## flow/config.mk

```make
export PLATFORM = sky130hd
export DESIGN_NAME = float_adder
export DESIGN_NICKNAME = float_adder
export VERILOG_FILES = /design/flow/design.v
export SDC_FILE = /design/flow/constraint.sdc
export NUM_CORES = 4
export LEC_CHECK = 0
export ABC_AREA = 1
export CAP_MARGIN = 0
export CORE_ASPECT_RATIO = 0.5
export CORE_MARGIN = 2
export CORE_UTILIZATION = 72
export CTS_CLUSTER_DIAMETER = 375
export CTS_CLUSTER_SIZE = 93
export HOLD_SLACK_MARGIN = 0.28
export PLACE_DENSITY = 0.44
export SETUP_SLACK_MARGIN = 0.46
export SLEW_MARGIN = 20
```

## flow/constraint.sdc

```tcl
create_clock -name core_clock -period 3.64 [get_ports {clk}]
set_input_delay 0.7280 -clock core_clock [delete_from_list [all_inputs] [get_ports {clk}]]
set_output_delay 0.7280 -clock core_clock [all_outputs]
set_load 0.01 [all_outputs]
```

## flow/design.v

```verilog
module float_adder(
    input   clk,
    input   rst,
    input   [31:0]  x,
    input   [31:0]  y,
    output  reg [31:0]  z,
    output  reg [1:0]   overflow  
);
    reg [24:0] m_x, m_y, m_z;
    reg [27:0] m_x_ext, m_y_ext, m_z_ext;
    reg [7:0] e_x, e_y, e_z;
    reg [2:0] s_x, s_y, s_z;
    reg [2:0] state_now;
    parameter S_start = 3'b000;
    parameter S_align = 3'b001;
    parameter S_add = 3'b010;
    parameter S_normal = 3'b011;
    parameter S_overflow = 3'b100;
    parameter S_zerocheck = 3'b101;
    parameter S_IDLE = 3'b110;
    wire [5:0] shift_bit;
    FHB32 fhb32_x(
        .x({4'b0, m_z_ext}),
        .high_bit(shift_bit)
    );
    always @(posedge clk or negedge rst) begin
        if (!rst) begin
            state_now <= S_start;
        end
        else begin
            case(state_now)
                S_start: begin
                    if ((x[30:23] == 8'd255 && x[22:0] != 0) || (y[30:23] == 8'd255 && y[22:0] != 0))
                        state_now <= S_overflow;
                    else if ((x[30:23] == 8'd255 && x[22:0] == 0) || (y[30:23] == 8'd255 && y[22:0] == 0))
                        state_now <= S_overflow;
                    else
                        state_now <= S_zerocheck;
                end
                S_zerocheck: begin
                    if ((m_x[22:0] == 0 && e_x == 8'b0) || (m_y[22:0] == 0 && e_y == 8'b0))
                        state_now <= S_overflow;
                    else
                        state_now <= S_align;
                end
                S_align: state_now <= S_add;
                S_add: begin
                    if (s_x != s_y && m_x_ext == m_y_ext)
                        state_now <= S_overflow;
                    else
                        state_now <= S_normal;
                end
                S_normal: state_now <= S_overflow;
                default: state_now <= S_IDLE;
            endcase
        end
    end
    always @(posedge clk) begin
        case(state_now)
            S_start: begin
                e_x <= x[30:23];
                e_y <= y[30:23];
                m_x <= {2'b01, x[22:0]};  
                m_y <= {2'b01, y[22:0]};
                s_x <= {2'b0, x[31]};
                s_y <= {2'b0, y[31]};
                if ((x[30:23] == 8'd255 && x[22:0] != 0) || (y[30:23] == 8'd255 && y[22:0] != 0)) begin
                    overflow <= 2'b11;
                    s_z <= 3'd1;
                    e_z <= 8'd255;
                    m_z <= 25'h7fffff;
                end
                else if ((x[30:23] == 8'd255 && x[22:0] == 0) || (y[30:23] == 8'd255 && y[22:0] == 0)) begin
                    overflow <= 2'b11;
                    s_z <= {2'b0, x[31]};
                    e_z <= 8'd255;
                    if ((x[30:23] == 8'd255 && x[22:0] == 0) && (y[30:23] == 8'd255 && y[22:0] == 0) && x[31] != y[31]) begin
                        m_z <= 25'h7fffff;
                    end else begin
                        m_z <= 25'b0;
                    end
                end
                else begin
                    overflow <= 2'b00;
                end
            end
            S_zerocheck: begin
                if (m_x[22:0] == 0 && e_x == 8'b0) begin
                    s_z <= s_y;
                    e_z <= e_y;
                    m_z <= m_y;
                end
                else if (m_y[22:0] == 0 && e_y == 8'b0) begin
                    s_z <= s_x;
                    e_z <= e_x;
                    m_z <= m_x;
                end
            end
            S_align: begin
                if (e_x == e_y) begin
                    e_z <= e_x;
                    m_x_ext <= {m_x[23:0], 3'b0};
                    m_y_ext <= {m_y[23:0], 3'b0};
                end else if (e_x < e_y) begin
                    e_z <= e_y;
                    m_x_ext <= {m_x >> (e_y - e_x), 3'b0};
                    m_y_ext <= {m_y[23:0], 3'b0};
                end else begin
                    e_z <= e_x;
                    m_x_ext <= {m_x[23:0], 3'b0};
                    m_y_ext <= {m_y >> (e_x - e_y), 3'b0};
                end
            end
            S_add: begin
                if (s_x == s_y) begin
                    m_z_ext <= m_x_ext + m_y_ext;
                    s_z <= s_x;
                end else begin
                    if (m_x_ext < m_y_ext) begin
                        m_z_ext <= m_y_ext - m_x_ext;
                        s_z <= s_y;
                    end else if (m_x_ext > m_y_ext) begin
                        m_z_ext <= m_x_ext - m_y_ext;
                        s_z <= s_x;
                    end else begin
                        m_z <= 25'd0;
                        e_z <= 8'd0;
                        s_z <= 3'd0;
                    end
                end
            end
            S_normal: begin
                if (m_z_ext[27] == 1'b1) begin
                    if (e_z == 8'd254) begin
                        s_z <= s_x;
                        e_z <= 8'd255;
                        m_z <= 0;
                        overflow <= 2'b01;
                    end else begin
                        m_z <= {1'b0, m_z_ext[26:4]};
                        e_z <= e_z + 8'b1;
                    end
                end else begin
                    if (m_z_ext[26] == 1'b0 && e_z >= 1) begin
                        m_z <= (m_z_ext << (6'd26 - shift_bit)) >> 3;
                        e_z <= e_z + shift_bit - 6'd26;
                    end
                    else begin
                        m_z <= m_z_ext[27:3];
                    end
                end
            end
            S_overflow: begin
                z <= {s_z[0], e_z[7:0], m_z[22:0]};
            end
            default: ;
        endcase
    end
endmodule
module FHB32(
    input [31:0] x,
    output reg [5:0] high_bit
);
    integer i;
    always @(*) begin
        high_bit = 0;
        for (i = 0; i < 32; i = i + 1)
            if (x[i] == 1'b1) high_bit = i[5:0];
    end
endmodule
```

## flow/run.sh

```bash
#!/bin/bash
# the make line also repeats each setting of config.mk as NAME=value (left out here)
make -C /OpenROAD-flow-scripts/flow DESIGN_CONFIG=/design/flow/config.mk WORK_HOME=/design/flow/orfs CLKGATE_MAP_FILE= finish
```

==> impl_metrics.csv, run 1 <==
group,metric,value,unit
place,place_congestion,1.17,
place,port-buffer-count,99,
logic_synthesis,topCellsByArea,"edfxtp_1 (37%), nand2_1 (9.6%), ha_1 (8.1%), nand3_1 (6.5%), o21ai_0 (6.3%)",
logic_synthesis,top_area_cell,"edfxtp_1",
die,die-width,219,um
logic_synthesis,mux_share,0.543,%
clocking,htree_levels,1,
global_routing,grt_use_total,93.3,%
logic_synthesis,synthArstFlopShare,2.87,%
place,dp_cells,2547,
logic_synthesis,synthCells,2144,
die,fp.dieH,111,um
die,io_pins,100,
logic_synthesis,ys_seq_share,37.7,%
die,core_area,22700,sq um
logic_synthesis,synth-seq-cells,209,
die,fp_util,73.0,%
die,fp-row-count,39,
logic_synthesis,common_cells,"nand2_1 (425), inv_1 (241), nand3_1 (214)",
die,die_area,24300,sq um
clocking,cts_buffers,6,
logic_synthesis,post_synth.cell_area_avg,7.74,sq um
logic_synthesis,synthAdderAreaFrac,8.79,%
status,lastStage,"global routing",
status,status,"stopped before the end",
place,post-dp-hpwl,43.8,mm
logic_synthesis,ys.flop_type,"edfxtp_1",
logic_synthesis,synth-simple-area-share,22.7,%
logic_synthesis,ys_types,66,
clocking,cts_root_buf,"clkbuf_16",
global_routing,globalRouteOverflowTotal,537,
logic_synthesis,synth-edff-count,203,
logic_synthesis,ys_cells,2144,
logic_synthesis,fp_nets,2323,
logic_synthesis,synth_chip_area,16600,sq um
logic_synthesis,logic_family,"simple AND/OR/NAND/NOR gates",
status,tool.error,"[ERROR GRT-0232] Routing congestion too high. Check the congestion heatmap in the GUI.",
logic_synthesis,synth_warnings,2,
clocking,cts.sinks,209,
logic_synthesis,xor_share,2.23,%
logic_synthesis,yosys.area_share.aoi,19.3,%
logic_synthesis,synth_top_cell_by_count,"nand2_1",
clocking,clk_path_buf_depth,3,
logic_synthesis,syn-cell-area,16600,sq um
clocking,cts_hold_buf,0,
logic_synthesis,top_area_share,36.7,%
-- layer usage --
metal	overflow	track usage (%)
met2	270	102
met3	63	87.0
met4	149	93.5
met5	17	73.3
met1	38	91.6
-- stage by stage --
step | setup slack, ns | instance area (sq um) | hold WS, ns
2_1_floorplan | 0.156 | 16700 | 0.400
3_3_place_gp | 0.0695 | 18400 | 0.400
3_5_place_dp | -0.0962 | 18400 | 0.406
4_1_cts | -0.0112 | 21100 | 0.343
-- timing repair --
| item | CTS |
|---|---|
| endpoints found under the hold margin | 0 |
| buffers inserted | 147 |
| pin swaps | 145 |
| endpoints found under the setup margin | 154 |
| gates cloned | 9 |
| resized | 367 |
==> run 2, diff against run 1 <==
CAP_MARGIN = 20   (was 0)
CELL_PAD_IN_SITES_GLOBAL_PLACEMENT = 0   (was unset)
CORE_ASPECT_RATIO = unset   (was 0.5)
CTS_CLUSTER_DIAMETER = 231   (was 375)
CTS_CLUSTER_SIZE = 74   (was 93)
GPL_TIMING_DRIVEN = 1   (was unset)
HOLD_SLACK_MARGIN = unset   (was 0.28)
MAX_ROUTING_LAYER = met5   (was unset)
MIN_ROUTING_LAYER = met1   (was unset)
PLACE_DENSITY = unset   (was 0.44)
PLACE_DENSITY_LB_ADDON = 0.21   (was unset)
SETUP_SLACK_MARGIN = -0.03   (was 0.46)
TNS_END_PERCENT = 25   (was unset)
clock period = 3.41 ns   (was 3.64 ns; I/O delays follow)
==> run 2 against run 1 <==
Against the previous run: the run again fails in global routing; synthesized cell count unchanged; synthesized area unchanged; die size decreased by 0.31%.
==> impl_metrics.csv, run 2 <==
group,metric,value,unit
logic_synthesis,synth_warnings,2,
logic_synthesis,ys.flop_type,"edfxtp_1",
logic_synthesis,syn-cell-area,16600,sq um
clocking,cts_buffers,6,
logic_synthesis,topCellsByArea,"edfxtp_1 (37%), nand2_1 (9.6%), ha_1 (8.1%), nand3_1 (6.5%), o21ai_0 (6.3%)",
logic_synthesis,synth_top_cell_by_count,"nand2_1",
logic_synthesis,synthAdderAreaFrac,8.79,%
die,die_area,24300,sq um
logic_synthesis,mux_share,0.543,%
logic_synthesis,ys_seq_share,37.7,%
logic_synthesis,top_area_cell,"edfxtp_1",
logic_synthesis,top_area_share,36.7,%
logic_synthesis,ys_cells,2144,
place,port-buffer-count,99,
logic_synthesis,synth_chip_area,16600,sq um
die,io_pins,100,
die,die-width,156,um
global_routing,globalRouteOverflowTotal,13,
status,tool.error,"[ERROR GRT-0232] Routing congestion too high. Check the congestion heatmap in the GUI.",
global_routing,grt_use_total,74.0,%
die,fp-row-count,55,
die,fp_util,73.3,%
die,fp.dieH,156,um
logic_synthesis,ys_types,66,
logic_synthesis,synth-simple-area-share,22.7,%
die,core_area,22600,sq um
status,lastStage,"global routing",
clocking,clk_path_buf_depth,3,
logic_synthesis,yosys.area_share.aoi,19.3,%
logic_synthesis,synth-seq-cells,209,
logic_synthesis,synthArstFlopShare,2.87,%
logic_synthesis,common_cells,"nand2_1 (425), inv_1 (241), nand3_1 (214)",
clocking,cts_root_buf,"clkbuf_16",
place,placed_area,18800,sq um
clocking,htree_levels,1,
logic_synthesis,synthCells,2144,
place,place_congestion,1.22,
place,post-dp-hpwl,42.8,mm
logic_synthesis,synth-edff-count,203,
logic_synthesis,post_synth.cell_area_avg,7.74,sq um
clocking,cts.sinks,209,
logic_synthesis,fp_nets,2323,
status,status,"stopped before the end",
logic_synthesis,logic_family,"simple AND/OR/NAND/NOR gates",
clocking,cts_hold_buf,0,
logic_synthesis,xor_share,2.23,%
==> run 2: repair_timing <==
item,in CTS
buffers inserted,42
resized,99
gates cloned,3
pin swaps,34
setup endpoints to repair,125
endpoints found under the hold margin,0
==> run 2: routing by layer <==
metal | overflow | global-route usage [%]
met5 | 0 | 29.6
met4 | 6 | 71.3
met3 | 0 | 58.9
met2 | 7 | 90.1
met1 | 0 | 75.1
==> run 2: per-stage QoR <==
stage / setup slack, ns / cells
floorplan: -0.124 / 2144
global placement: -0.145 / 2578
detailed placement: -0.464 / 2578
CTS: -0.324 / 2627
==> run 3, diff against run 2 <==
ABC_AREA = unset   (was 1)
CELL_PAD_IN_SITES_GLOBAL_PLACEMENT = unset   (was 0)
CORE_ASPECT_RATIO = 1.6   (was unset)
CORE_UTILIZATION = 40   (was 72)
CTS_CLUSTER_DIAMETER = unset   (was 231)
CTS_CLUSTER_SIZE = 79   (was 74)
GPL_ROUTABILITY_DRIVEN = 0   (was unset)
GPL_TIMING_DRIVEN = 0   (was 1)
MAX_ROUTING_LAYER = unset   (was met5)
MIN_ROUTING_LAYER = unset   (was met1)
PLACE_DENSITY_LB_ADDON = unset   (was 0.21)
SETUP_SLACK_MARGIN = unset   (was -0.03)
TNS_END_PERCENT = unset   (was 25)
clock period = 5.24 ns   (was 3.41 ns; I/O delays follow)
==> run 3 against run 2 <==
Against the previous run: the run now finishes clean; synthesized cell count decreased by 11%; die size increased by 85%; synthesized area increased by 4.1%.
==> impl_metrics.csv, run 3 <==
group,metric,value,unit
status,status,"finished clean",
drt,wl_per_cell,24.4,um
die,io_pins,100,
logic_synthesis,mux_share,8.36,%
setup_path,cp_slowest_cell,"ha_1",
pwr,p_per_area,364,nW/um^2
clocking,htree_levels,1,
drt,drt-total-wl,63.1,mm
pwr,switching_share,41.3,%
final_timing,rsz0062_at_grt,"false",
pwr,clockPowerShare,22.1,%
final_timing,setup_viol,0,
pwr,p_int,0.00422,W
die,fp_util,40.4,%
logic_synthesis,synth-simple-area-share,16.1,%
setup_path,end_kind,"flop",
worst_hold_path,worstHoldStart,"m_z[9]",
final_timing,post-route-period-util,94.9,%
worst_hold_path,hp-class,"flop to flop",
setup_path,cpPeakStageDelay,0.65,ns
logic_synthesis,fp_nets,2083,
die,die_area,44900,sq um
final_timing,fin_hold_ws,0.418,ns
logic_synthesis,xor_share,2.62,%
clocking,clkLatencyLatePin,0.54,ns
die,fp-row-count,96,
global_routing,grt_busiest_layer,"met2",
clocking,clk_pin_slew,0.06,ns
setup_path,crit_top_cell,"buf_2",
setup_path,crit_arrival,5.26,ns
logic_synthesis,top_area_share,35.3,%
drt,drc_errors,0,
global_routing,globalRouteOverflowTotal,0,
logic_synthesis,syn-cell-area,17300,sq um
final_layout,fillers,4137,
drt,vias,16300,
setup_path,endpoint,"m_z[3]",
logic_synthesis,synth_warnings,2,
logic_synthesis,synthArstFlopShare,2.87,%
place,port-buffer-count,99,
setup_path,regToRegEndpoint,"m_z[3]",
drt,ant_nets,0,
logic_synthesis,top_area_cell,"edfxtp_1",
logic_synthesis,logic_family,"AND-OR/OR-AND gates",
pwr,power_frac_seq,31.5,%
logic_synthesis,synth-edff-count,203,
setup_path,crit_family,"AND-OR/OR-AND gates",
logic_synthesis,synth-seq-cells,209,
job,drv_cap,0,
global_routing,use_met2,50.7,%
clocking,cts_buffers,22,
global_routing,use_met3,4.00,%
clocking,cts_root_buf,"clkbuf_16",
drt,first_pass_iters,6,
setup_path,path_buffers,4,
worst_hold_path,holdPathEnd,"z[9]",
place,post-dp-hpwl,49.6,mm
final_timing,clock.fmax,0.201,GHz
global_routing,grt_max_degree,67,
pwr,powerComb,0.00334,W
drt,n_antenna_cell,0,
pwr,p_switching,0.00297,W
final_layout,syn2layout_area_growth,14.4,%
logic_synthesis,ys_seq_share,36.2,%
final_timing,period_minus_slack,4.97,ns
logic_synthesis,synthAdderAreaFrac,8.45,%
setup_path,critPathKind,"flop to flop",
pwr,maxPowerGroup,"combinational cells",
final_timing,worst_pin_slew,0.980,ns
pwr,vdd_drop_max,281,uV
worst_hold_path,min_path_cells,0,
setup_path,reg2reg_slack,0.27,ns
setup_path,r2r_start,"m_z_ext[7]",
setup_path,r2r_cells,14,
place,placed_area,19000,sq um
logic_synthesis,topCellsByArea,"edfxtp_1 (35%), ha_1 (7.8%), a21oi_1 (5.0%), nor2_1 (3.9%), nand2_1 (3.6%)",
setup_path,cp-startpoint,"m_z_ext[7]",
clocking,cts.sinks,209,
pwr,clk-power,0.00159,W
die,fp.dieH,267,um
pwr,leakagePower,7.53,nW
global_routing,gr-usage-met1,28.7,%
die,die-width,168,um
clocking,cts_hold_buf,0,
setup_path,cp_num_cells,14,
die,core_area,42800,sq um
job,warnings,87,
setup_path,required,5.53,ns
logic_synthesis,synth_top_cell_by_count,"edfxtp_1",
final_layout,nets,2207,
logic_synthesis,yosys.area_share.aoi,22.6,%
logic_synthesis,synthCells,1904,
logic_synthesis,synth_chip_area,17300,sq um
logic_synthesis,ys_cells,1904,
drt,routed_via_density,6.33,
final_timing,final_hold_viol_count,0,
global_routing,grt_use_total,27.6,%
pwr,pg_seq,0.00226,W
logic_synthesis,ys_types,92,
logic_synthesis,ys.flop_type,"edfxtp_1",
setup_path,critical_path.max_fanout,11,
pwr,combinationalPowerShare,46.4,%
logic_synthesis,common_cells,"edfxtp_1 (203), nor2_1 (179), a21oi_1 (173)",
global_routing,antenna_found_initial,0,
final_layout,design_area,19800,sq um
clocking,cts_tree,"built",
logic_synthesis,post_synth.cell_area_avg,9.07,sq um
setup_path,startpoint_type,"flop",
final_timing,fin_worst_skew,0.00948,ns
global_routing,grt_first_pass_wirelength,94.3,mm
final_timing,drv_slew,0,
setup_path,crit_chain,"buf_2, inv_1, a221oi_1, nor4_2, o211a_1, nor2_4, buf_2, ha_1, o21a_2, xnor2_2, nor3_2, buf_2, a31oi_1, o21ai_0",
drt,drtIter0Drc,1947,
final_timing,slew_headroom,34.0,%
global_routing,first_global_vias,15800,
clocking,clk_path_buf_depth,3,
## run 3: layout make-up
class	instances	area, sq um	share of cell area [%]
inverters	125	469	2.37
clock buffers	25	562	2.84
well taps	539	674	3.41
flip-flops and latches	209	6250	31.6
repair buffers	103	1060	5.36
plain buffers	122	495	2.51
multi-input cells	1445	10100	51.0
clock inverters	14	166	0.842
## run 3: through the flow
step / setup WS [ns] / cells / total power, W / TNS, ns / util [%]
5_1_grt: 0.0293 / 2582 / 0.00754 / 0 / 46.2
4_1_cts: 0.00430 / 2585 / 0.00709 / 0 / 46.2
3_3_place_gp: -1.89 / 2542 / 0.00545 / -60.96 / 44.3
2_1_floorplan: 0.235 / 1904 / 0.00448 / 0 / -
3_5_place_dp: 0.00930 / 2546 / 0.00549 / 0 / 44.5
6_report: 0.268 / 2582 / 0.00719 / 0 / 46.2
## run 3: metal layers
layer	share of wire [%]	vias up
met2	51	1008
met1	33	7659
li1	-	7361
met4	8.6	0
met3	7.1	317
met5	0	-
## run 3: what timing repair did
action	CTS	global route
setup buffers	0	0
setup endpoints to repair	0	20
gates resized	0	2
==> run 4, diff against run 3 <==
CELL_PAD_IN_SITES_GLOBAL_PLACEMENT = 0   (was unset)
CORE_ASPECT_RATIO = unset   (was 1.6)
CORE_UTILIZATION = 66   (was 40)
CTS_CLUSTER_SIZE = 74   (was 79)
GPL_ROUTABILITY_DRIVEN = unset   (was 0)
GPL_TIMING_DRIVEN = 1   (was 0)
MAX_ROUTING_LAYER = met5   (was unset)
MIN_ROUTING_LAYER = met1   (was unset)
SETUP_SLACK_MARGIN = 0.34   (was unset)
TNS_END_PERCENT = 25   (was unset)
clock period = 2.46 ns   (was 5.24 ns; I/O delays follow)
==> run 4 against run 3 <==
Against the previous run: the flow now stops in clock tree synthesis; synthesized area did not move; synthesized cell count did not move; die size fell by 39%.
==> impl_metrics.csv, run 4 <==
group,metric,value,unit
place,port-buffer-count,99,
logic_synthesis,synth_chip_area,17300,sq um
status,lastStage,"clock tree synthesis",
place,placed_area,23000,sq um
logic_synthesis,synthCells,1904,
logic_synthesis,ys_cells,1904,
logic_synthesis,post_synth.cell_area_avg,9.07,sq um
logic_synthesis,mux_share,8.36,%
die,fp-row-count,59,
logic_synthesis,ys.flop_type,"edfxtp_1",
logic_synthesis,ys_types,92,
die,fp.dieH,166,um
place,post-dp-hpwl,52.4,mm
logic_synthesis,ys_seq_share,36.2,%
logic_synthesis,synthArstFlopShare,2.87,%
die,core_area,25800,sq um
die,die-width,166,um
logic_synthesis,synth-seq-cells,209,
logic_synthesis,yosys.area_share.aoi,22.6,%
die,die_area,27500,sq um
logic_synthesis,top_area_share,35.3,%
logic_synthesis,synth-edff-count,203,
logic_synthesis,synth-simple-area-share,16.1,%
status,tool.error,"[ERROR DPL-0033] detailed placement checks failed during check placement.",
place,dp_cells,2822,
logic_synthesis,synth_top_cell_by_count,"edfxtp_1",
die,io_pins,100,
logic_synthesis,synth_warnings,2,
logic_synthesis,top_area_cell,"edfxtp_1",
logic_synthesis,logic_family,"AND-OR/OR-AND gates",
die,fp_util,66.8,%
logic_synthesis,fp_nets,2083,
logic_synthesis,synthAdderAreaFrac,8.45,%
logic_synthesis,topCellsByArea,"edfxtp_1 (35%), ha_1 (7.8%), a21oi_1 (5.0%), nor2_1 (3.9%), nand2_1 (3.6%)",
place,place_congestion,1.20,
status,status,"stopped before the end",
logic_synthesis,syn-cell-area,17300,sq um
logic_synthesis,xor_share,2.62,%
logic_synthesis,common_cells,"edfxtp_1 (203), nor2_1 (179), a21oi_1 (173)",
-- run 4: stage by stage --
step	worst slack, ns	total power [W]	hold slack (ns)
after floorplan	-1.01	0.00987	0.196
after detailed placement	-1.20	0.0138	0.406
after global placement	-0.963	0.0133	0.401
==> run 5, diff against run 4 <==
CELL_PAD_IN_SITES_DETAIL_PLACEMENT = 2   (was unset)
CELL_PAD_IN_SITES_GLOBAL_PLACEMENT = unset   (was 0)
CORE_UTILIZATION = 33   (was 66)
CTS_CLUSTER_SIZE = unset   (was 74)
GPL_TIMING_DRIVEN = unset   (was 1)
MAX_ROUTING_LAYER = met4   (was met5)
PLACE_DENSITY_LB_ADDON = 0.05   (was unset)
SETUP_SLACK_MARGIN = unset   (was 0.34)
SLEW_MARGIN = 0   (was 20)
TNS_END_PERCENT = 100   (was 25)
clock period = 5.25 ns   (was 2.46 ns; I/O delays follow)
==> run 5 against run 4 <==
Against the previous run: die size increased by 97%; synthesized cell count unchanged; synthesized area unchanged; now clean on timing, DRC and antenna.
==> impl_metrics.csv, run 5 <==
group,metric,value,unit
final_timing,setup_ws,0.928,ns
setup_path,cp_num_cells,18,
clocking,clkLatencyLatePin,0.57,ns
worst_hold_path,holdPathEnd,"z[21]",
setup_path,r2r_cells,18,
logic_synthesis,synth_chip_area,17300,sq um
final_layout,syn2layout_area_growth,14.7,%
clocking,cts_tree,"built",
final_timing,drv_slew,0,
drt,routed_via_density,6.01,
logic_synthesis,synthArstFlopShare,2.87,%
place,port-buffer-count,99,
drt,n_antenna_cell,0,
pwr,vdd_drop_max,245,uV
clocking,cts_root_buf,"clkbuf_16",
final_timing,final_hold_viol_count,0,
global_routing,globalRouteOverflowTotal,0,
drt,first_pass_iters,5,
pwr,leakagePower,7.56,nW
setup_path,regToRegEndpoint,"e_z[7]",
clocking,cts_buffers,26,
logic_synthesis,ys_types,92,
setup_path,cp_slowest_cell,"edfxtp_1",
global_routing,grt_max_degree,66,
die,io_pins,100,
setup_path,critPathKind,"flop to flop",
clocking,cts.sinks,209,
setup_path,cpPeakStageDelay,0.65,ns
logic_synthesis,post_synth.cell_area_avg,9.07,sq um
pwr,combinationalPowerShare,44.6,%
global_routing,antenna_found_initial,0,
final_layout,nets,2130,
die,fp.dieH,233,um
final_timing,setup_viol,0,
logic_synthesis,ys_seq_share,36.2,%
clocking,clk_pin_slew,0.07,ns
job,drv_cap,0,
pwr,power_frac_seq,32.5,%
clocking,cts_hold_buf,0,
place,place_congestion,0.998,
logic_synthesis,synthCells,1904,
job,warnings,87,
final_timing,rsz0062_at_grt,"false",
die,fp-row-count,83,
logic_synthesis,syn-cell-area,17300,sq um
final_timing,finalSetupTns,0,ns
clocking,htree_levels,1,
logic_synthesis,fp_nets,2083,
setup_path,path_buffers,4,
final_timing,slew_headroom,29.5,%
logic_synthesis,synth-seq-cells,209,
logic_synthesis,xor_share,2.62,%
setup_path,r2r_start,"m_z_ext[7]",
logic_synthesis,common_cells,"edfxtp_1 (203), nor2_1 (179), a21oi_1 (173)",
final_timing,worst_pin_slew,1.06,ns
setup_path,crit_top_cell,"inv_1",
die,die_area,54200,sq um
worst_hold_path,min_path_cells,0,
logic_synthesis,ys.flop_type,"edfxtp_1",
status,status,"finished clean",
final_timing,fin_worst_skew,0.0168,ns
die,fp_util,33.5,%
setup_path,crit_family,"AND-OR/OR-AND gates",
setup_path,required,5.56,ns
logic_synthesis,synth-edff-count,203,
global_routing,first_global_vias,16600,
pwr,switching_share,42.1,%
setup_path,crit_arrival,4.63,ns
clocking,cts_setup_buffers,0,
pwr,clockPowerShare,22.9,%
pwr,p_int,0.00429,W
pwr,maxPowerGroup,"combinational cells",
global_routing,grt_first_pass_wirelength,112,mm
worst_hold_path,worstHoldStart,"m_z[21]",
final_layout,final_util,38.5,%
die,die-width,233,um
pwr,powerComb,0.00330,W
logic_synthesis,topCellsByArea,"edfxtp_1 (35%), ha_1 (7.8%), a21oi_1 (5.0%), nor2_1 (3.9%), nand2_1 (3.6%)",
setup_path,crit_chain,"inv_1, a221oi_1, nor4_2, o211a_1, nor2_4, buf_4, ha_1, ha_1, inv_1, fa_1, inv_1, a21o_1, a21oi_1, o21bai_1, a21oi_1, xor2_1, o221ai_1, o211ai_1",
final_timing,period_minus_slack,4.32,ns
drt,drtIter0Drc,1241,
drt,drc_errors,0,
setup_path,cp-startpoint,"m_z_ext[7]",
logic_synthesis,ys_cells,1904,
worst_hold_path,hp-class,"flop to flop",
setup_path,endpoint,"e_z[7]",
logic_synthesis,top_area_cell,"edfxtp_1",
final_timing,post-route-period-util,82.3,%
place,post-dp-hpwl,59.0,mm
logic_synthesis,yosys.area_share.aoi,22.6,%
setup_path,startpoint_type,"flop",
logic_synthesis,mux_share,8.36,%
final_timing,clock.fmax,0.231,GHz
setup_path,end_kind,"flop",
final_layout,design_area,19800,sq um
place,placed_area,19000,sq um
logic_synthesis,synth-simple-area-share,16.1,%
clocking,clk_path_buf_depth,3,
drt,vias,15900,
drt,drt-total-wl,75.5,mm
final_layout,fillers,5688,
pwr,p_per_area,373,nW/um^2
pwr,p_switching,0.00311,W
die,core_area,51500,sq um
logic_synthesis,top_area_share,35.3,%
final_timing,fin_hold_ws,0.417,ns
logic_synthesis,logic_family,"AND-OR/OR-AND gates",
pwr,pg_seq,0.00241,W
global_routing,grt_use_total,28.6,%
drt,ant_nets,0,
drt,wl_per_cell,28.5,um
logic_synthesis,synthAdderAreaFrac,8.45,%
place,dp_slack,0.961,ns
logic_synthesis,synth_warnings,2,
logic_synthesis,synth_top_cell_by_count,"edfxtp_1",
clocking,ctsResizeCount,0,
pwr,clk-power,0.00169,W
setup_path,critical_path.max_fanout,25,
setup_path,reg2reg_slack,0.93,ns
run 5: layout make-up:
type	count	area, sq um	share of cell area, %
clock buffers	32	673	3.40
clock inverters	12	103	0.518
inverters	125	469	2.37
multi-input cells	1445	10100	51.0
flip-flops and latches	209	6250	31.5
well taps	680	851	4.29
repair buffers	144	1360	6.85
run 5: routing by layer:
layer	share of wire, %	GRT usage [%]	vias to the layer above
met4	3.8	9.59	0
li1	-	-	7196
met1	45	38.2	8134
met5	0	-	-
met2	46	45.4	450
met3	4.7	3.00	116
run 5: per-stage QoR:
stage / power, W / std cells
floorplan: 0.00447 / 1904
global placement: 0.00561 / 2601
detailed placement: 0.00567 / 2601
CTS: 0.00739 / 2645
global route: 0.00778 / 2647
finish: 0.00740 / 2647
==> run 6, diff against run 5 <==
CELL_PAD_IN_SITES_DETAIL_PLACEMENT = unset   (was 2)
CORE_ASPECT_RATIO = 0.5   (was unset)
CORE_UTILIZATION = 69   (was 33)
CTS_CLUSTER_DIAMETER = 269   (was unset)
CTS_CLUSTER_SIZE = 98   (was unset)
MAX_ROUTING_LAYER = unset   (was met4)
MIN_ROUTING_LAYER = unset   (was met1)
PLACE_DENSITY_LB_ADDON = 0.0   (was 0.05)
SETUP_SLACK_MARGIN = 1.07   (was unset)
SLEW_MARGIN = 20   (was 0)
TNS_END_PERCENT = 10   (was 100)
clock period = 3.74 ns   (was 5.25 ns; I/O delays follow)
==> run 6 against run 5 <==
Against the previous run: the flow now stops in global routing; synthesized cell count is the same; synthesized area unchanged; die size fell by 51%.
==> impl_metrics.csv, run 6 <==
group,metric,value,unit
logic_synthesis,topCellsByArea,"edfxtp_1 (35%), ha_1 (7.8%), a21oi_1 (5.0%), nor2_1 (3.9%), nand2_1 (3.6%)",
place,placed_area,19300,sq um
logic_synthesis,mux_share,8.36,%
status,tool.error,"[ERROR GRT-0228] Horizontal edge usage exceeds the maximum allowed. (9, 8) usage=65535 limit=3200",
clocking,cts_hold_buf,0,
logic_synthesis,ys_cells,1904,
die,fp-row-count,40,
die,io_pins,100,
logic_synthesis,yosys.area_share.aoi,22.6,%
status,status,"stopped before the end",
logic_synthesis,syn-cell-area,17300,sq um
logic_synthesis,synth-simple-area-share,16.1,%
clocking,clk_path_buf_depth,3,
logic_synthesis,synth-seq-cells,209,
die,fp.dieH,116,um
logic_synthesis,synth-edff-count,203,
logic_synthesis,ys_seq_share,36.2,%
logic_synthesis,top_area_cell,"edfxtp_1",
logic_synthesis,fp_nets,2083,
logic_synthesis,ys.flop_type,"edfxtp_1",
logic_synthesis,synthArstFlopShare,2.87,%
logic_synthesis,synthAdderAreaFrac,8.45,%
logic_synthesis,ys_types,92,
logic_synthesis,synthCells,1904,
logic_synthesis,post_synth.cell_area_avg,9.07,sq um
logic_synthesis,logic_family,"AND-OR/OR-AND gates",
place,post-dp-hpwl,45.8,mm
logic_synthesis,xor_share,2.62,%
die,core_area,24300,sq um
die,fp_util,71.1,%
logic_synthesis,top_area_share,35.3,%
place,port-buffer-count,99,
place,place_congestion,1.20,
clocking,cts_buffers,6,
clocking,cts_root_buf,"clkbuf_16",
place,dp_slack,0.00422,ns
clocking,cts.sinks,209,
clocking,htree_levels,1,
logic_synthesis,common_cells,"edfxtp_1 (203), nor2_1 (179), a21oi_1 (173)",
logic_synthesis,synth_chip_area,17300,sq um
status,lastStage,"global routing",
logic_synthesis,synth_warnings,2,
die,die_area,26400,sq um
logic_synthesis,synth_top_cell_by_count,"edfxtp_1",
die,die-width,228,um
-- run 6: repair_timing --
action	CTS
setup endpoints to repair	161
pin swaps	49
gates cloned	3
setup buffers	78
gates resized	140
-- run 6: stage by stage --
stage               utilization, %  power (W)  cells
floorplan                        -    0.00641   1904
CTS                           85.1    0.00941   2421
global placement              79.3    0.00783   2332
detailed placement            79.3    0.00794   2332
==> run 7, diff against run 6 <==
ABC_AREA = 1   (was unset)
CORE_ASPECT_RATIO = unset   (was 0.5)
CORE_UTILIZATION = 72   (was 69)
PLACE_DENSITY_LB_ADDON = unset   (was 0.0)
SETUP_SLACK_MARGIN = unset   (was 1.07)
TNS_END_PERCENT = unset   (was 10)
clock period = 3.02 ns   (was 3.74 ns; I/O delays follow)
==> run 7 against run 6 <==
Against the previous run: the flow stops in clock tree synthesis; synthesized cell count grew 13%; synthesized area decreased by 3.9%; die size down 8.0%.
==> impl_metrics.csv, run 7 <==
group,metric,value,unit
logic_synthesis,synth_top_cell_by_count,"nand2_1",
logic_synthesis,synth-seq-cells,209,
die,die_area,24300,sq um
logic_synthesis,ys_seq_share,37.7,%
logic_synthesis,ys_cells,2144,
status,tool.error,"[ERROR DPL-0033] detailed placement checks failed during check placement.",
logic_synthesis,ys.flop_type,"edfxtp_1",
logic_synthesis,fp_nets,2323,
logic_synthesis,ys_types,66,
logic_synthesis,synthArstFlopShare,2.87,%
logic_synthesis,xor_share,2.23,%
logic_synthesis,synth-edff-count,203,
status,status,"stopped before the end",
die,fp_util,73.3,%
logic_synthesis,yosys.area_share.aoi,19.3,%
logic_synthesis,synth_warnings,2,
logic_synthesis,mux_share,0.543,%
logic_synthesis,synth-simple-area-share,22.7,%
die,core_area,22600,sq um
logic_synthesis,common_cells,"nand2_1 (425), inv_1 (241), nand3_1 (214)",
logic_synthesis,top_area_share,36.7,%
place,place_congestion,1.23,
logic_synthesis,synth_chip_area,16600,sq um
place,port-buffer-count,99,
logic_synthesis,topCellsByArea,"edfxtp_1 (37%), nand2_1 (9.6%), ha_1 (8.1%), nand3_1 (6.5%), o21ai_0 (6.3%)",
logic_synthesis,post_synth.cell_area_avg,7.74,sq um
logic_synthesis,logic_family,"simple AND/OR/NAND/NOR gates",
logic_synthesis,synthCells,2144,
die,fp-row-count,55,
die,io_pins,100,
place,post-dp-hpwl,46.2,mm
logic_synthesis,top_area_cell,"edfxtp_1",
die,die-width,156,um
logic_synthesis,synthAdderAreaFrac,8.79,%
logic_synthesis,syn-cell-area,16600,sq um
die,fp.dieH,156,um
place,dp_slack,-0.747,ns
place,placed_area,20000,sq um
status,lastStage,"clock tree synthesis",
-- run 7: stage by stage --
stage               instances  TNS (ns)  hold slack [ns]  utilization [%]
floorplan                2144    -22.84            0.308                -
global placement         2718    -38.28            0.402             88.3
detailed placement       2718    -61.31            0.406             88.3
==> run 8, diff against run 7 <==
CORE_UTILIZATION = 68   (was 72)
CTS_CLUSTER_DIAMETER = 198   (was 269)
CTS_CLUSTER_SIZE = 33   (was 98)
SETUP_SLACK_MARGIN = -0.15   (was unset)
clock period = 3.06 ns   (was 3.02 ns; I/O delays follow)
==> run 8 against run 7 <==
Against the previous run: synthesized area unchanged; synthesized cell count unchanged; die size up 5.7%; the run fails in global routing.
==> impl_metrics.csv, run 8 <==
group,metric,value,unit
die,die-width,160,um
logic_synthesis,logic_family,"simple AND/OR/NAND/NOR gates",
place,dp_slack,-0.684,ns
logic_synthesis,top_area_share,36.7,%
logic_synthesis,synthArstFlopShare,2.87,%
status,status,"stopped before the end",
clocking,cts.sinks,209,
logic_synthesis,ys_cells,2144,
die,fp_util,68.8,%
clocking,cts_root_buf,"clkbuf_16",
die,fp-row-count,57,
logic_synthesis,synth_top_cell_by_count,"nand2_1",
logic_synthesis,synth-seq-cells,209,
status,tool.error,"[ERROR GRT-0232] Routing congestion too high. Check the congestion heatmap in the GUI.",
logic_synthesis,post_synth.cell_area_avg,7.74,sq um
place,post-dp-hpwl,43.8,mm
logic_synthesis,synth_chip_area,16600,sq um
logic_synthesis,synth-simple-area-share,22.7,%
place,place_congestion,1.20,
logic_synthesis,synthAdderAreaFrac,8.79,%
logic_synthesis,syn-cell-area,16600,sq um
die,die_area,25700,sq um
clocking,clk_path_buf_depth,3,
clocking,htree_levels,1,
logic_synthesis,synth_warnings,2,
logic_synthesis,synth-edff-count,203,
logic_synthesis,top_area_cell,"edfxtp_1",
logic_synthesis,ys_seq_share,37.7,%
global_routing,globalRouteOverflowTotal,11,
die,io_pins,100,
global_routing,grt_use_total,75.4,%
logic_synthesis,common_cells,"nand2_1 (425), inv_1 (241), nand3_1 (214)",
clocking,cts_buffers,10,
logic_synthesis,ys_types,66,
logic_synthesis,fp_nets,2323,
logic_synthesis,mux_share,0.543,%
die,core_area,24100,sq um
logic_synthesis,yosys.area_share.aoi,19.3,%
logic_synthesis,topCellsByArea,"edfxtp_1 (37%), nand2_1 (9.6%), ha_1 (8.1%), nand3_1 (6.5%), o21ai_0 (6.3%)",
logic_synthesis,synthCells,2144,
logic_synthesis,xor_share,2.23,%
place,port-buffer-count,99,
status,lastStage,"global routing",
die,fp.dieH,160,um
logic_synthesis,ys.flop_type,"edfxtp_1",
run 8: timing repair:
item | 4_1_cts
gates cloned | 9
buffers inserted | 40
gates resized | 298
hold buffers | 0
endpoints found under the setup margin | 155
pin swaps | 133
run 8: through the flow:
step / util, % / cell area [sq um] / hold WS (ns) / instances
after CTS: 89.5 / 21600 / 0.393 / 2799
after floorplan: - / 16700 / 0.316 / 2144
after global placement: 82.8 / 19900 / 0.401 / 2754
after detailed placement: 82.8 / 19900 / 0.405 / 2754
run 8: metal layers:
metal / GRT overflow / global-route usage (%)
met5: 0 / 20.6
met2: 4 / 92.8
met3: 1 / 59.2
met1: 0 / 76.2
met4: 6 / 74.7
==> run 9, diff against run 8 <==
ABC_AREA = unset   (was 1)
CORE_UTILIZATION = 66   (was 68)
CTS_CLUSTER_DIAMETER = unset   (was 198)
CTS_CLUSTER_SIZE = unset   (was 33)
SETUP_SLACK_MARGIN = unset   (was -0.15)
clock period = 3.57 ns   (was 3.06 ns; I/O delays follow)
==> run 9 against run 8 <==
Against the previous run: now fails the layout checks on setup timing; synthesized area rose by 4.1%; synthesized cell count fell by 11%; die size rose by 7.1%.
==> impl_metrics.csv, run 9 <==
group,metric,value,unit
logic_synthesis,synth-simple-area-share,16.1,%
setup_path,regToRegEndpoint,"m_z[12]",
worst_hold_path,worstHoldStart,"m_z[15]",
setup_path,cp-startpoint,"m_z_ext[16]",
final_timing,finalSetupTns,-0.970,ns
final_timing,setup_viol,11,
global_routing,antenna_found_initial,1,
die,io_pins,100,
pwr,pg_seq,0.00328,W
final_timing,setup_ws,-0.168,ns
setup_path,endpoint,"m_z[12]",
final_timing,fin_worst_skew,0.0197,ns
setup_path,crit_arrival,4.01,ns
final_layout,syn2layout_area_growth,20.1,%
setup_path,crit_family,"AND-OR/OR-AND gates",
logic_synthesis,common_cells,"edfxtp_1 (203), nor2_1 (179), a21oi_1 (173)",
logic_synthesis,syn-cell-area,17300,sq um
final_layout,fillers,1655,
setup_path,crit_chain,"buf_4, inv_1, a21oi_1, o21a_1, o211a_1, nor2_4, buf_4, ha_4, buf_12, nand2b_1, o2bb2ai_2, nor3b_4, a21boi_2, a211o_1, nand2_2, a221oi_2, buf_4, o31ai_4, buf_4",
logic_synthesis,synth_top_cell_by_count,"edfxtp_1",
setup_path,critical_path.max_fanout,9,
drt,drtIter0Drc,2732,
final_layout,nets,2263,
logic_synthesis,ys_cells,1904,
final_timing,worst_pin_slew,0.866,ns
pwr,maxPowerGroup,"combinational cells",
pwr,powerComb,0.00581,W
global_routing,first_global_vias,16400,
final_timing,post-route-period-util,105,%
logic_synthesis,synth-edff-count,203,
setup_path,cp_slowest_cell,"edfxtp_1",
setup_path,reg2reg_slack,-0.17,ns
drt,routed_via_density,7.08,
logic_synthesis,post_synth.cell_area_avg,9.07,sq um
setup_path,cp_num_cells,19,
pwr,clockPowerShare,20.3,%
logic_synthesis,logic_family,"AND-OR/OR-AND gates",
logic_synthesis,xor_share,2.62,%
pwr,p_switching,0.00451,W
drt,n_antenna_cell,0,
drt,ant_nets,0,
pwr,combinationalPowerShare,51.0,%
pwr,vdd_drop_max,619,uV
logic_synthesis,mux_share,8.36,%
pwr,p_per_area,550,nW/um^2
status,violations,"setup timing",
logic_synthesis,top_area_cell,"edfxtp_1",
setup_path,r2r_start,"m_z_ext[16]",
clocking,cts_tree,"built",
clocking,clkLatencyLatePin,0.52,ns
final_timing,final_hold_viol_count,0,
worst_hold_path,min_path_cells,0,
pwr,clk-power,0.00231,W
drt,drc_errors,0,
pwr,p_int,0.00689,W
final_timing,fin_hold_ws,0.417,ns
clocking,htree_levels,1,
logic_synthesis,synthArstFlopShare,2.87,%
final_timing,slew_headroom,41.8,%
pwr,switching_share,39.6,%
setup_path,path_buffers,6,
logic_synthesis,fp_nets,2083,
logic_synthesis,synth-seq-cells,209,
drt,wl_per_cell,24.6,um
worst_hold_path,hp-class,"flop to flop",
drt,drt-total-wl,60.0,mm
logic_synthesis,ys.flop_type,"edfxtp_1",
clocking,cts_buffers,22,
drt,first_pass_iters,7,
global_routing,grt_max_degree,66,
die,fp-row-count,59,
die,fp_util,66.8,%
job,warnings,91,
setup_path,r2r_cells,19,
setup_path,cpPeakStageDelay,0.49,ns
clocking,clk_pin_slew,0.07,ns
setup_path,required,3.84,ns
pwr,power_frac_seq,28.8,%
logic_synthesis,topCellsByArea,"edfxtp_1 (35%), ha_1 (7.8%), a21oi_1 (5.0%), nor2_1 (3.9%), nand2_1 (3.6%)",
setup_path,startpoint_type,"flop",
logic_synthesis,ys_types,92,
die,die-width,166,um
setup_path,critPathKind,"flop to flop",
logic_synthesis,synthAdderAreaFrac,8.45,%
final_timing,period_minus_slack,3.74,ns
logic_synthesis,top_area_share,35.3,%
global_routing,grt_use_total,42.2,%
die,fp.dieH,166,um
logic_synthesis,synth_warnings,2,
clocking,cts_root_buf,"clkbuf_16",
final_timing,rsz0062_at_grt,"true",
place,post-dp-hpwl,44.9,mm
status,status,"complete, but fails checks",
global_routing,grt_first_pass_wirelength,91.4,mm
logic_synthesis,synth_chip_area,17300,sq um
place,port-buffer-count,99,
logic_synthesis,yosys.area_share.aoi,22.6,%
final_timing,clock.fmax,0.267,GHz
setup_path,crit_top_cell,"buf_4",
place,place_congestion,1.12,
pwr,total_power,0.0114,W
pwr,leakagePower,8.28,nW
die,die_area,27500,sq um
logic_synthesis,synthCells,1904,
clocking,cts.sinks,209,
die,core_area,25800,sq um
clocking,clk_path_buf_depth,3,
global_routing,globalRouteOverflowTotal,0,
setup_path,end_kind,"flop",
final_timing,drv_slew,0,
logic_synthesis,ys_seq_share,36.2,%
drt,vias,17200,
worst_hold_path,holdPathEnd,"z[15]",
job,drv_cap,0,
run 9: metal layers:
layer | routed length, um | part of all wire, % | track usage [%] | vias up
met3 | 7330 | 12 | 9.10 | 350
met5 | 13 | 0.022 | 0 | -
li1 | - | - | - | 7479
met4 | 4390 | 7.3 | 24.0 | 2
met1 | 21300 | 35 | 53.9 | 8026
met2 | 26900 | 45 | 67.0 | 1373
run 9: cell type report:
| type | instances | area, sq um | share of cell area (%) |
|---|---|---|---|
| Multi-Input combinational cell | 1445 | 10400 | 50.1 |
| Sequential cell | 209 | 6250 | 30.1 |
| Timing Repair Buffer | 281 | 2490 | 12.0 |
| Clock buffer | 24 | 579 | 2.79 |
| Inverter | 125 | 472 | 2.28 |
| Tap cell | 335 | 419 | 2.02 |
| Clock inverter | 16 | 135 | 0.652 |
run 9: metrics by stage:
step / worst slack, ns / instances / utilization (%) / cell area (sq um)
floorplan: 0.00757 / 1904 / - / 17400
global placement: 0.0642 / 2377 / 75.8 / 19600
detailed placement: -0.147 / 2377 / 75.8 / 19600
CTS: -0.107 / 2418 / 78.7 / 20300
global route: -0.278 / 2435 / 80.2 / 20700
finish: -0.168 / 2435 / 80.2 / 20700
run 9: what timing repair did:
action,4_1_cts,5_1_grt
hold endpoints to repair,0,0
buffers inserted,1,17
gates cloned,0,0
endpoints found under the setup margin,3,47
hold buffers,0,0
resized,9,55
pin swaps,7,28
==> run 10, diff against run 9 <==
CORE_UTILIZATION = 72   (was 66)
CTS_CLUSTER_DIAMETER = 190   (was unset)
CTS_CLUSTER_SIZE = 93   (was unset)
PLACE_DENSITY = 0.39   (was unset)
SETUP_SLACK_MARGIN = 0.23   (was unset)
TNS_END_PERCENT = 30   (was unset)
clock period = 0.958 ns   (was 3.57 ns; I/O delays follow)
==> run 10 against run 9 <==
Against the previous run: the flow now stops in detailed placement; die size decreased by 8.1%; synthesized cell count unchanged; synthesized area unchanged.
==> impl_metrics.csv, run 10 <==
group,metric,value,unit
logic_synthesis,ys_types,92,
logic_synthesis,synth-simple-area-share,16.1,%
logic_synthesis,ys_seq_share,36.2,%
logic_synthesis,logic_family,"AND-OR/OR-AND gates",
logic_synthesis,synth_top_cell_by_count,"edfxtp_1",
status,status,"stopped before the end",
logic_synthesis,ys.flop_type,"edfxtp_1",
logic_synthesis,synthCells,1904,
logic_synthesis,synth-edff-count,203,
place,place_congestion,1.23,
logic_synthesis,fp_nets,2083,
logic_synthesis,top_area_share,35.3,%
logic_synthesis,synth_chip_area,17300,sq um
die,io_pins,100,
logic_synthesis,syn-cell-area,17300,sq um
place,port-buffer-count,99,
logic_synthesis,synthAdderAreaFrac,8.45,%
die,fp.dieH,159,um
logic_synthesis,top_area_cell,"edfxtp_1",
logic_synthesis,common_cells,"edfxtp_1 (203), nor2_1 (179), a21oi_1 (173)",
logic_synthesis,yosys.area_share.aoi,22.6,%
die,fp-row-count,56,
die,core_area,23500,sq um
status,lastStage,"detailed placement",
status,tool.error,"[ERROR DPL-0033] detailed placement checks failed during check placement.",
die,fp_util,73.3,%
logic_synthesis,synthArstFlopShare,2.87,%
logic_synthesis,mux_share,8.36,%
die,die_area,25200,sq um
logic_synthesis,synth_warnings,2,
logic_synthesis,post_synth.cell_area_avg,9.07,sq um
die,die-width,159,um
logic_synthesis,topCellsByArea,"edfxtp_1 (35%), ha_1 (7.8%), a21oi_1 (5.0%), nor2_1 (3.9%), nand2_1 (3.6%)",
logic_synthesis,synth-seq-cells,209,
logic_synthesis,ys_cells,1904,
logic_synthesis,xor_share,2.62,%
==> run 10: through the flow <==
stage / total power [W] / setup TNS, ns / setup WS [ns] / hold WS (ns) / instances
3_3_place_gp: 0.0346 / -391.99 / -2.45 / 0.401 / 2820
2_1_floorplan: 0.0262 / -425.53 / -2.51 / -0.104 / 1904
==> run 11, diff against run 10 <==
ABC_AREA = 1   (was unset)
CTS_CLUSTER_DIAMETER = 375   (was 190)
PLACE_DENSITY = unset   (was 0.39)
PLACE_DENSITY_LB_ADDON = 0.02   (was unset)
SETUP_SLACK_MARGIN = -0.21   (was 0.23)
TNS_END_PERCENT = unset   (was 30)
clock period = 3.38 ns   (was 0.958 ns; I/O delays follow)
==> run 11 against run 10 <==
Against the previous run: the run fails in global routing; synthesized cell count is 13% higher; synthesized area fell by 3.9%; die size fell by 3.8%.
==> impl_metrics.csv, run 11 <==
group,metric,value,unit
status,status,"stopped before the end",
status,lastStage,"global routing",
status,tool.error,"[ERROR GRT-0232] Routing congestion too high. Check the congestion heatmap in the GUI.",
die,io_pins,100,
logic_synthesis,fp_nets,2323,
place,post-dp-hpwl,43.5,mm
logic_synthesis,synth_chip_area,16600,sq um
logic_synthesis,top_area_cell,"edfxtp_1",
logic_synthesis,synthCells,2144,
logic_synthesis,top_area_share,36.7,%
global_routing,globalRouteOverflowTotal,59,
logic_synthesis,yosys.area_share.aoi,19.3,%
place,place_congestion,1.26,
clocking,cts.sinks,209,
clocking,cts_buffers,6,
logic_synthesis,ys.flop_type,"edfxtp_1",
logic_synthesis,synthAdderAreaFrac,8.79,%
die,fp_util,73.3,%
logic_synthesis,synth_top_cell_by_count,"nand2_1",
logic_synthesis,synth_warnings,2,
logic_synthesis,synth-seq-cells,209,
logic_synthesis,topCellsByArea,"edfxtp_1 (37%), nand2_1 (9.6%), ha_1 (8.1%), nand3_1 (6.5%), o21ai_0 (6.3%)",
clocking,htree_levels,1,
logic_synthesis,synthArstFlopShare,2.87,%
die,fp.dieH,156,um
die,die_area,24300,sq um
logic_synthesis,synth-edff-count,203,
logic_synthesis,post_synth.cell_area_avg,7.74,sq um
logic_synthesis,ys_types,66,
logic_synthesis,syn-cell-area,16600,sq um
die,die-width,156,um
logic_synthesis,mux_share,0.543,%
clocking,clk_path_buf_depth,3,
place,port-buffer-count,99,
logic_synthesis,ys_cells,2144,
logic_synthesis,ys_seq_share,37.7,%
die,fp-row-count,55,
logic_synthesis,logic_family,"simple AND/OR/NAND/NOR gates",
logic_synthesis,synth-simple-area-share,22.7,%
clocking,cts_root_buf,"clkbuf_16",
logic_synthesis,xor_share,2.23,%
die,core_area,22600,sq um
logic_synthesis,common_cells,"nand2_1 (425), inv_1 (241), nand3_1 (214)",
global_routing,grt_use_total,78.9,%
place,dp_slack,-0.398,ns
## run 11: stage by stage
stage,std cells,cell area [sq um]
global placement,2613,19100
CTS,2641,19500
detailed placement,2613,19100
floorplan,2144,16600
## run 11: layer usage
metal | track usage (%) | overflow
met3 | 67.3 | 1
met1 | 78.9 | 1
met2 | 93.0 | 22
met4 | 77.9 | 35
met5 | 33.7 | 0
## run 11: timing repair
item,CTS
pin swaps,17
setup endpoints to repair,37
gates cloned,1
hold buffers,0
setup buffers,21
endpoints found under the hold margin,0
gates resized,26
==> run 12, diff against run 11 <==
ABC_AREA = unset   (was 1)
CELL_PAD_IN_SITES_DETAIL_PLACEMENT = 1   (was unset)
CELL_PAD_IN_SITES_GLOBAL_PLACEMENT = 3   (was unset)
CORE_ASPECT_RATIO = 0.56   (was unset)
CORE_UTILIZATION = 15   (was 72)
CTS_CLUSTER_DIAMETER = unset   (was 375)
CTS_CLUSTER_SIZE = unset   (was 93)
GPL_ROUTABILITY_DRIVEN = 0   (was unset)
GPL_TIMING_DRIVEN = 0   (was unset)
HOLD_SLACK_MARGIN = -0.05   (was unset)
MIN_ROUTING_LAYER = met2   (was unset)
PLACE_DENSITY_LB_ADDON = 0.09   (was 0.02)
SETUP_SLACK_MARGIN = unset   (was -0.21)
TNS_END_PERCENT = 80   (was unset)
clock period = 3.18 ns   (was 3.38 ns; I/O delays follow)
==> run 12 against run 11 <==
Against the previous run: the layout now fails its checks (setup timing); die size rose to 4.9 times the previous value; synthesized cell count fell by 11%; synthesized area rose by 4.1%.
==> impl_metrics.csv, run 12 <==
group,metric,value,unit
place,placed_area,20600,sq um
die,fp-row-count,93,
drt,routed_via_density,6.32,
status,status,"complete, but fails checks",
logic_synthesis,synthArstFlopShare,2.87,%
setup_path,end_kind,"flop",
final_timing,slew_headroom,13.4,%
place,port-buffer-count,99,
final_timing,post-route-period-util,128,%
final_layout,final_util,24.0,%
drt,drc_errors,0,
setup_path,r2r_start,"m_z_ext[3]",
final_layout,design_area,27500,sq um
pwr,p_per_area,621,nW/um^2
final_timing,clock.fmax,0.246,GHz
logic_synthesis,top_area_cell,"edfxtp_1",
pwr,pg_seq,0.00378,W
logic_synthesis,ys_cells,1904,
clocking,clk_pin_slew,0.07,ns
final_timing,fin_worst_skew,0.0470,ns
drt,vias,24300,
global_routing,grt_use_total,29.0,%
clocking,clk_path_buf_depth,3,
die,fp_util,15.1,%
clocking,cts_root_buf,"clkbuf_16",
pwr,clockPowerShare,17.5,%
logic_synthesis,logic_family,"AND-OR/OR-AND gates",
clocking,cts_hold_buf,0,
final_timing,fin_hold_ws,0.300,ns
pwr,vdd_drop_max,478,uV
logic_synthesis,synth-simple-area-share,16.1,%
global_routing,globalRouteOverflowTotal,0,
setup_path,required,3.52,ns
clocking,clkLatencyLatePin,0.65,ns
logic_synthesis,ys_seq_share,36.2,%
pwr,clk-power,0.00298,W
setup_path,path_buffers,5,
final_timing,period_minus_slack,4.06,ns
drt,first_pass_iters,8,
pwr,powerComb,0.0103,W
place,post-dp-hpwl,85.9,mm
logic_synthesis,topCellsByArea,"edfxtp_1 (35%), ha_1 (7.8%), a21oi_1 (5.0%), nor2_1 (3.9%), nand2_1 (3.6%)",
logic_synthesis,post_synth.cell_area_avg,9.07,sq um
final_layout,nets,2479,
final_timing,final_hold_viol_count,0,
job,drv_cap,0,
logic_synthesis,xor_share,2.62,%
setup_path,cp_slowest_cell,"a2111o_1",
setup_path,reg2reg_slack,-0.88,ns
setup_path,cpPeakStageDelay,0.47,ns
pwr,power_frac_seq,22.1,%
clocking,cts.sinks,209,
final_layout,syn2layout_area_growth,59.1,%
logic_synthesis,yosys.area_share.aoi,22.6,%
job,warnings,90,
drt,wl_per_cell,30.2,um
final_timing,drv_slew,0,
logic_synthesis,mux_share,8.36,%
logic_synthesis,synth-seq-cells,209,
setup_path,cp_num_cells,15,
pwr,p_switching,0.00786,W
global_routing,first_global_vias,29000,
logic_synthesis,ys_types,92,
logic_synthesis,synthAdderAreaFrac,8.45,%
logic_synthesis,synth_top_cell_by_count,"edfxtp_1",
setup_path,crit_arrival,4.41,ns
die,io_pins,100,
logic_synthesis,synth_chip_area,17300,sq um
final_timing,setup_ws,-0.885,ns
setup_path,endpoint,"m_z[17]",
logic_synthesis,synth-edff-count,203,
clocking,htree_levels,1,
status,violations,"setup timing",
drt,drtIter0Drc,2649,
die,core_area,115000,sq um
setup_path,cp-startpoint,"m_z_ext[3]",
global_routing,grt_max_degree,59,
setup_path,r2r_cells,15,
setup_path,regToRegEndpoint,"m_z[17]",
die,die-width,457,um
global_routing,grt_first_pass_wirelength,157,mm
final_timing,setup_viol,151,
logic_synthesis,synth_warnings,2,
global_routing,antenna_found_initial,1,
die,fp.dieH,258,um
setup_path,critPathKind,"flop to flop",
logic_synthesis,synthCells,1904,
setup_path,startpoint_type,"flop",
worst_hold_path,hp-class,"input port to async pin",
die,die_area,118000,sq um
pwr,maxPowerGroup,"combinational cells",
logic_synthesis,top_area_share,35.3,%
pwr,switching_share,46.1,%
logic_synthesis,ys.flop_type,"edfxtp_1",
setup_path,crit_chain,"buf_4, buf_4, nand2b_4, a221oi_4, nor4_4, o211a_4, nor2_4, buf_12, buf_4, ha_4, inv_4, mux4_2, mux2_4, a211o_4, a2111o_1",
pwr,combinationalPowerShare,60.4,%
final_timing,rsz0062_at_grt,"true",
pwr,p_int,0.00919,W
setup_path,crit_family,"AND-OR/OR-AND gates",
logic_synthesis,fp_nets,2083,
final_timing,worst_pin_slew,1.30,ns
setup_path,critical_path.max_fanout,8,
pwr,leakagePower,10.0,nW
drt,ant_nets,0,
setup_path,crit_top_cell,"buf_4",
logic_synthesis,common_cells,"edfxtp_1 (203), nor2_1 (179), a21oi_1 (173)",
logic_synthesis,syn-cell-area,17300,sq um
drt,drt-total-wl,116,mm
clocking,cts_buffers,24,
clocking,cts_tree,"built",
[run 12: per-stage QoR]
stage / cells / worst slack (ns) / total power (W) / setup TNS, ns
5_1_grt: 3835 / -0.971 / 0.0177 / -58.01
2_1_floorplan: 1904 / -0.289 / 0.00775 / -3.89
6_report: 3849 / -0.885 / 0.0170 / -41.72
3_5_place_dp: 3528 / -1.91 / 0.0105 / -208.30
4_1_cts: 3773 / -0.927 / 0.0154 / -32.26
3_3_place_gp: 3523 / -2.28 / 0.0106 / -243.01
[run 12: timing repair]
item,4_1_cts,5_1_grt
cloned,6,1
gates resized,491,389
setup endpoints to repair,162,161
pin swaps,133,148
setup buffers,215,90
hold endpoints to repair,0,0
[run 12: metal layers]
layer	vias to the layer above	GRT usage [%]	wire length [um]
li1	7888	-	-
met1	7951	-	0
met2	7886	25.2	46200
met3	515	49.8	62300
met4	102	3.57	3960
met5	-	22.3	3680
[run 12: area by class of cell]
type | count | area (sq um)
antenna | 14 | 35.0
clock buffer | 30 | 644
fill | 13000 | 87000
clock inverter | 11 | 120
inverter | 125 | 483
multi-input combinational | 1446 | 13400
timing repair buffer | 389 | 3750
buffer | 105 | 840
tap | 1520 | 1900
sequential | 209 | 6260
==> run 13, diff against run 12 <==
CAP_MARGIN = 35   (was 20)
CELL_PAD_IN_SITES_GLOBAL_PLACEMENT = 0   (was 3)
CORE_UTILIZATION = 33   (was 15)
CTS_CLUSTER_DIAMETER = 119   (was unset)
CTS_CLUSTER_SIZE = 58   (was unset)
PLACE_DENSITY_LB_ADDON = 0.24   (was 0.09)
==> run 13 against run 12 <==
Against the previous run: the flow now stops in global routing; synthesized area did not move; die size fell by 54%; synthesized cell count did not move.
==> impl_metrics.csv, run 13 <==
group,metric,value,unit
clocking,cts_hold_buf,0,
logic_synthesis,synth-edff-count,203,
logic_synthesis,topCellsByArea,"edfxtp_1 (35%), ha_1 (7.8%), a21oi_1 (5.0%), nor2_1 (3.9%), nand2_1 (3.6%)",
logic_synthesis,synthArstFlopShare,2.87,%
logic_synthesis,synthAdderAreaFrac,8.45,%
logic_synthesis,synth_warnings,2,
global_routing,globalRouteOverflowTotal,5,
logic_synthesis,top_area_cell,"edfxtp_1",
logic_synthesis,synth-simple-area-share,16.1,%
place,post-dp-hpwl,59.2,mm
logic_synthesis,top_area_share,35.3,%
place,port-buffer-count,99,
logic_synthesis,ys_seq_share,36.2,%
clocking,htree_levels,1,
logic_synthesis,syn-cell-area,17300,sq um
logic_synthesis,common_cells,"edfxtp_1 (203), nor2_1 (179), a21oi_1 (173)",
die,fp_util,33.6,%
die,io_pins,100,
die,die-width,310,um
die,fp-row-count,62,
die,fp.dieH,175,um
logic_synthesis,synth_top_cell_by_count,"edfxtp_1",
status,status,"stopped before the end",
clocking,clk_path_buf_depth,3,
place,dp_cells,2709,
logic_synthesis,ys_cells,1904,
logic_synthesis,synthCells,1904,
clocking,cts_buffers,7,
status,lastStage,"global routing",
logic_synthesis,synth-seq-cells,209,
logic_synthesis,fp_nets,2083,
global_routing,grt_use_total,63.6,%
logic_synthesis,post_synth.cell_area_avg,9.07,sq um
clocking,cts_root_buf,"clkbuf_16",
status,tool.error,"[ERROR GRT-0232] Routing congestion too high. Check the congestion heatmap in the GUI.",
logic_synthesis,logic_family,"AND-OR/OR-AND gates",
logic_synthesis,ys.flop_type,"edfxtp_1",
logic_synthesis,mux_share,8.36,%
logic_synthesis,ys_types,92,
logic_synthesis,xor_share,2.62,%
clocking,cts.sinks,209,
logic_synthesis,yosys.area_share.aoi,22.6,%
die,core_area,51400,sq um
logic_synthesis,synth_chip_area,17300,sq um
die,die_area,54200,sq um
-- run 13: repair_timing --
action,CTS
cloned,3
resized,362
buffers inserted,145
endpoints found under the setup margin,160
pin swaps,107
-- run 13: layer usage --
metal,global-route usage [%],GRT overflow
met1,-,-
met2,61.4,0
met3,76.2,3
met4,49.6,1
met5,53.8,1
-- run 13: through the flow --
stage	power (W)	area (sq um)	util [%]	setup slack (ns)
2_1_floorplan	0.00775	17600	-	-0.289
3_3_place_gp	0.00952	19500	37.9	-1.17
3_5_place_dp	0.00973	19500	38.0	-1.40
4_1_cts	0.0125	22300	43.4	-0.594
==> run 14, diff against run 13 <==
CAP_MARGIN = 20   (was 35)
CELL_PAD_IN_SITES_DETAIL_PLACEMENT = unset   (was 1)
CELL_PAD_IN_SITES_GLOBAL_PLACEMENT = unset   (was 0)
CORE_ASPECT_RATIO = unset   (was 0.56)
CORE_UTILIZATION = 59   (was 33)
CTS_CLUSTER_DIAMETER = unset   (was 119)
CTS_CLUSTER_SIZE = unset   (was 58)
GPL_ROUTABILITY_DRIVEN = unset   (was 0)
GPL_TIMING_DRIVEN = unset   (was 0)
HOLD_SLACK_MARGIN = unset   (was -0.05)
MIN_ROUTING_LAYER = unset   (was met2)
PLACE_DENSITY_LB_ADDON = unset   (was 0.24)
TNS_END_PERCENT = unset   (was 80)
clock period = 3.38 ns   (was 3.18 ns; I/O delays follow)
==> run 14 against run 13 <==
Against the previous run: the layout now fails its checks (setup timing); synthesized area unchanged; die size down 43%; synthesized cell count stayed put.
==> impl_metrics.csv, run 14 <==
group,metric,value,unit
logic_synthesis,synth-simple-area-share,16.1,%
pwr,total_power,0.0126,W
final_timing,setup_viol,5,
status,status,"complete, but fails checks",
pwr,pg_seq,0.00346,W
drt,drt-total-wl,62.1,mm
logic_synthesis,synthCells,1904,
logic_synthesis,post_synth.cell_area_avg,9.07,sq um
logic_synthesis,ys.flop_type,"edfxtp_1",
clocking,clk_pin_slew,0.06,ns
logic_synthesis,synthArstFlopShare,2.87,%
clocking,cts_root_buf,"clkbuf_16",
setup_path,r2r_cells,19,
setup_path,critPathKind,"flop to flop",
place,place_congestion,1.04,
die,fp-row-count,62,
die,core_area,28800,sq um
logic_synthesis,top_area_cell,"edfxtp_1",
drt,n_antenna_cell,0,
pwr,maxPowerGroup,"combinational cells",
worst_hold_path,hp-class,"flop to flop",
pwr,p_int,0.00764,W
logic_synthesis,ys_seq_share,36.2,%
pwr,p_per_area,584,nW/um^2
final_timing,period_minus_slack,3.47,ns
place,placed_area,19900,sq um
die,io_pins,100,
logic_synthesis,synth_chip_area,17300,sq um
setup_path,crit_family,"AND-OR/OR-AND gates",
global_routing,first_global_vias,16300,
drt,vias,17100,
clocking,htree_levels,1,
final_timing,fin_worst_skew,0.0245,ns
logic_synthesis,ys_types,92,
job,drv_cap,0,
global_routing,globalRouteOverflowTotal,0,
final_timing,drv_slew,0,
place,post-dp-hpwl,47.2,mm
logic_synthesis,common_cells,"edfxtp_1 (203), nor2_1 (179), a21oi_1 (173)",
die,die-width,175,um
pwr,clockPowerShare,20.9,%
final_timing,rsz0062_at_grt,"true",
logic_synthesis,ys_cells,1904,
global_routing,antenna_found_initial,1,
setup_path,crit_arrival,3.76,ns
pwr,switching_share,39.2,%
pwr,powerComb,0.00650,W
logic_synthesis,logic_family,"AND-OR/OR-AND gates",
final_layout,design_area,21500,sq um
clocking,cts_tree,"built",
clocking,clk_path_buf_depth,3,
setup_path,cp_slowest_cell,"edfxtp_1",
setup_path,cp_num_cells,19,
setup_path,r2r_start,"m_z_ext[3]",
final_timing,worst_pin_slew,1.05,ns
pwr,p_switching,0.00493,W
worst_hold_path,holdPathEnd,"z[3]",
pwr,vdd_drop_max,529,uV
final_timing,post-route-period-util,103,%
global_routing,grt_first_pass_wirelength,93.8,mm
clocking,cts_buffers,23,
setup_path,endpoint,"e_z[7]",
worst_hold_path,min_path_cells,0,
final_timing,finalSetupTns,-0.307,ns
global_routing,grt_use_total,39.6,%
setup_path,end_kind,"flop",
logic_synthesis,synth-edff-count,203,
final_timing,setup_ws,-0.0943,ns
final_timing,clock.fmax,0.288,GHz
drt,drc_errors,0,
clocking,clkLatencyLatePin,0.54,ns
pwr,combinationalPowerShare,51.7,%
pwr,clk-power,0.00262,W
setup_path,required,3.67,ns
global_routing,grt_max_degree,66,
setup_path,cp-startpoint,"m_z_ext[3]",
logic_synthesis,top_area_share,35.3,%
final_layout,syn2layout_area_growth,24.7,%
setup_path,startpoint_type,"flop",
status,violations,"setup timing",
final_layout,nets,2310,
place,dp_slack,-0.292,ns
logic_synthesis,mux_share,8.36,%
die,die_area,30700,sq um
setup_path,cpPeakStageDelay,0.38,ns
logic_synthesis,syn-cell-area,17300,sq um
logic_synthesis,fp_nets,2083,
pwr,leakagePower,8.57,nW
clocking,cts_hold_buf,0,
setup_path,regToRegEndpoint,"e_z[7]",
setup_path,critical_path.max_fanout,2,
logic_synthesis,topCellsByArea,"edfxtp_1 (35%), ha_1 (7.8%), a21oi_1 (5.0%), nor2_1 (3.9%), nand2_1 (3.6%)",
die,fp.dieH,175,um
drt,routed_via_density,6.74,
worst_hold_path,worstHoldStart,"m_z[3]",
drt,wl_per_cell,24.5,um
die,fp_util,60.0,%
setup_path,reg2reg_slack,-0.09,ns
job,warnings,92,
place,port-buffer-count,99,
final_timing,final_hold_viol_count,0,
logic_synthesis,yosys.area_share.aoi,22.6,%
==> run 14: metrics by stage <==
stage                     instances  hold WS, ns  util, %
after global placement         2458        0.403     69.2
after detailed placement       2458        0.406     69.2
after global routing           2532        0.431     74.8
after floorplan                1904        0.380        -
final                          2532        0.420     74.8
after CTS                      2503        0.416     72.5
==> run 14: area by class of cell <==
class                   count  area (sq um)
repair buffers            327          2870
clock buffers              29           598
clock inverters            13           184
flip-flops and latches    209          6250
inverters                 125           474
fillers                  2035          7240
multi-input cells        1445         10700
well taps                 384           480
==> run 14: what timing repair did <==
action | 4_1_cts | 5_1_grt
endpoints found under the setup margin | 35 | 128
setup buffers | 3 | 29
resized | 32 | 104
hold endpoints to repair | 0 | 0
gates cloned | 0 | 1
pin swaps | 7 | 32
==> run 14: metal layers <==
layer	GRT usage [%]	vias up	part of all wire (%)
li1	-	7589	-
met4	22.0	2	6.9
met5	0	-	0.021
met1	50.4	7956	37
met2	63.2	1226	45
met3	8.31	288	11
Power is estimated from default activity; no workload was simulated.
